## gioco
module gioco(
	i_ani_stb,														 
	i_clk,															 
	i_rst,															 
	i_animate,														 
	i_dx, 															 
	i_sx,																 
	i_start,															 
	o_x1_pal, o_x2_pal,											 
	o_y1_pal, o_y2_pal,
	o_x1_nav, o_x2_nav,											 
	o_y1_nav, o_y2_nav,
	bri1,bri2,bri3,bri4,bri5,bri6,bri7,bri8,bri9,bri10, 
	ok, ko,															 
	ff_life															 
);
Size in the first run: roughly 2,000 cells after synthesis, about 100 I/O pins, about 0.014 mm2 of cells after synthesis.
Settings: LEC_CHECK=0, CAP_MARGIN=20, CELL_PAD_IN_SITES_DETAIL_PLACEMENT=2, CORE_MARGIN=2, CORE_UTILIZATION=62, CTS_CLUSTER_SIZE=21, HOLD_SLACK_MARGIN=0.26, MAX_ROUTING_LAYER=met4, MIN_ROUTING_LAYER=met2, PLACE_DENSITY_LB_ADDON=0.1, SETUP_SLACK_MARGIN=1.92, SLEW_MARGIN=30; clock period 15.2 ns.
run.sh (not shown) runs the stock make flow with config.mk's settings and CLKGATE_MAP_FILE=.
The baseline ended with an error in detailed placement (3_5_place_dp).
Edit:
==> flow/config.mk (replaced) <==
export PLATFORM = sky130hd
export DESIGN_NAME = gioco
export DESIGN_NICKNAME = gioco
export VERILOG_FILES = /design/flow/design.v
export SDC_FILE = /design/flow/constraint.sdc
export NUM_CORES = 4
export LEC_CHECK = 0
export ABC_AREA = 1
export CAP_MARGIN = 35
export CORE_MARGIN = 10
export CORE_UTILIZATION = 50
export CTS_CLUSTER_DIAMETER = 177
export CTS_CLUSTER_SIZE = 92
export MIN_ROUTING_LAYER = met1
export PLACE_DENSITY_LB_ADDON = 0.16
export SLEW_MARGIN = 20
export TNS_END_PERCENT = 20
The changed run finished with setup timing left.
Area after synthesis climbs by 6.1%.
Die area climbs by 56%.
Synthesized cell count climbs by 31%.

---

Starting RTL as in the previous note.
export LEC_CHECK = 0
export CAP_MARGIN = 15
export CORE_ASPECT_RATIO = 0.72
export CORE_MARGIN = 2
export CORE_UTILIZATION = 72
export CTS_CLUSTER_SIZE = 21
export HOLD_SLACK_MARGIN = 0.08
export MIN_ROUTING_LAYER = met1
export SLEW_MARGIN = 20
create_clock -name core_clock -period 11.0 [get_ports {i_clk}]
The baseline failed in detailed placement (3_5_place_dp).
Change:
--- a/flow/config.mk
+++ b/flow/config.mk
@@ -8,2 +8 @@
-export CAP_MARGIN = 15
-export CORE_ASPECT_RATIO = 0.72
+export CAP_MARGIN = 20
@@ -11,4 +10 @@
-export CORE_UTILIZATION = 72
-export CTS_CLUSTER_SIZE = 21
-export HOLD_SLACK_MARGIN = 0.08
-export MIN_ROUTING_LAYER = met1
+export CORE_UTILIZATION = 58
==> flow/constraint.sdc (replaced) <==
create_clock -name core_clock -period 14.8 [get_ports {i_clk}]
set_input_delay 2.9600 -clock core_clock [delete_from_list [all_inputs] [get_ports {i_clk}]]
set_output_delay 2.9600 -clock core_clock [all_outputs]
set_load 0.01 [all_outputs]
After rerunning: The changed run completed and failed the layout checks on setup timing. Synthesized area stays the same. Die size rises by 23%. Synthesized cell count is unchanged.
Change:
--- a/flow/config.mk
+++ b/flow/config.mk
@@ -10 +10 @@
-export CORE_UTILIZATION = 58
+export CORE_UTILIZATION = 32
==> flow/constraint.sdc (replaced) <==
create_clock -name core_clock -period 21.6 [get_ports {i_clk}]
set_input_delay 4.3200 -clock core_clock [delete_from_list [all_inputs] [get_ports {i_clk}]]
set_output_delay 4.3200 -clock core_clock [all_outputs]
set_load 0.01 [all_outputs]
Outcome: The new run finished with timing, DRC and antenna clean. Wire length went down by 3.7%. Total power is lower by 39%. Utilization fell by 42 points. Global-route usage shrinks by 20 points. Combinational power drops by 46%. Via count is lower by 12%. Worst setup slack improves by 3.2 ns. Cell count went down by 1.8%. Sequential share of layout area increases by 1.4 points.
Change:
--- a/flow/config.mk
+++ b/flow/config.mk
@@ -10 +10 @@
-export CORE_UTILIZATION = 32
+export CORE_UTILIZATION = 40
==> flow/constraint.sdc (replaced) <==
create_clock -name core_clock -period 24.0 [get_ports {i_clk}]
set_input_delay 4.8000 -clock core_clock [delete_from_list [all_inputs] [get_ports {i_clk}]]
set_output_delay 4.8000 -clock core_clock [all_outputs]
set_load 0.01 [all_outputs]
What happened: Wire length came out lower by 0.62%; total power came out lower by 10%; first-iteration DRC count came out higher by 3.3%; non-clock buffer count came out lower by 1; hold slack is worse by 0.0067 ns; synthesized cell count is unchanged; flip-flop count stays the same.
Power figures rest on the tool's default switching activity, not on a simulated workload.
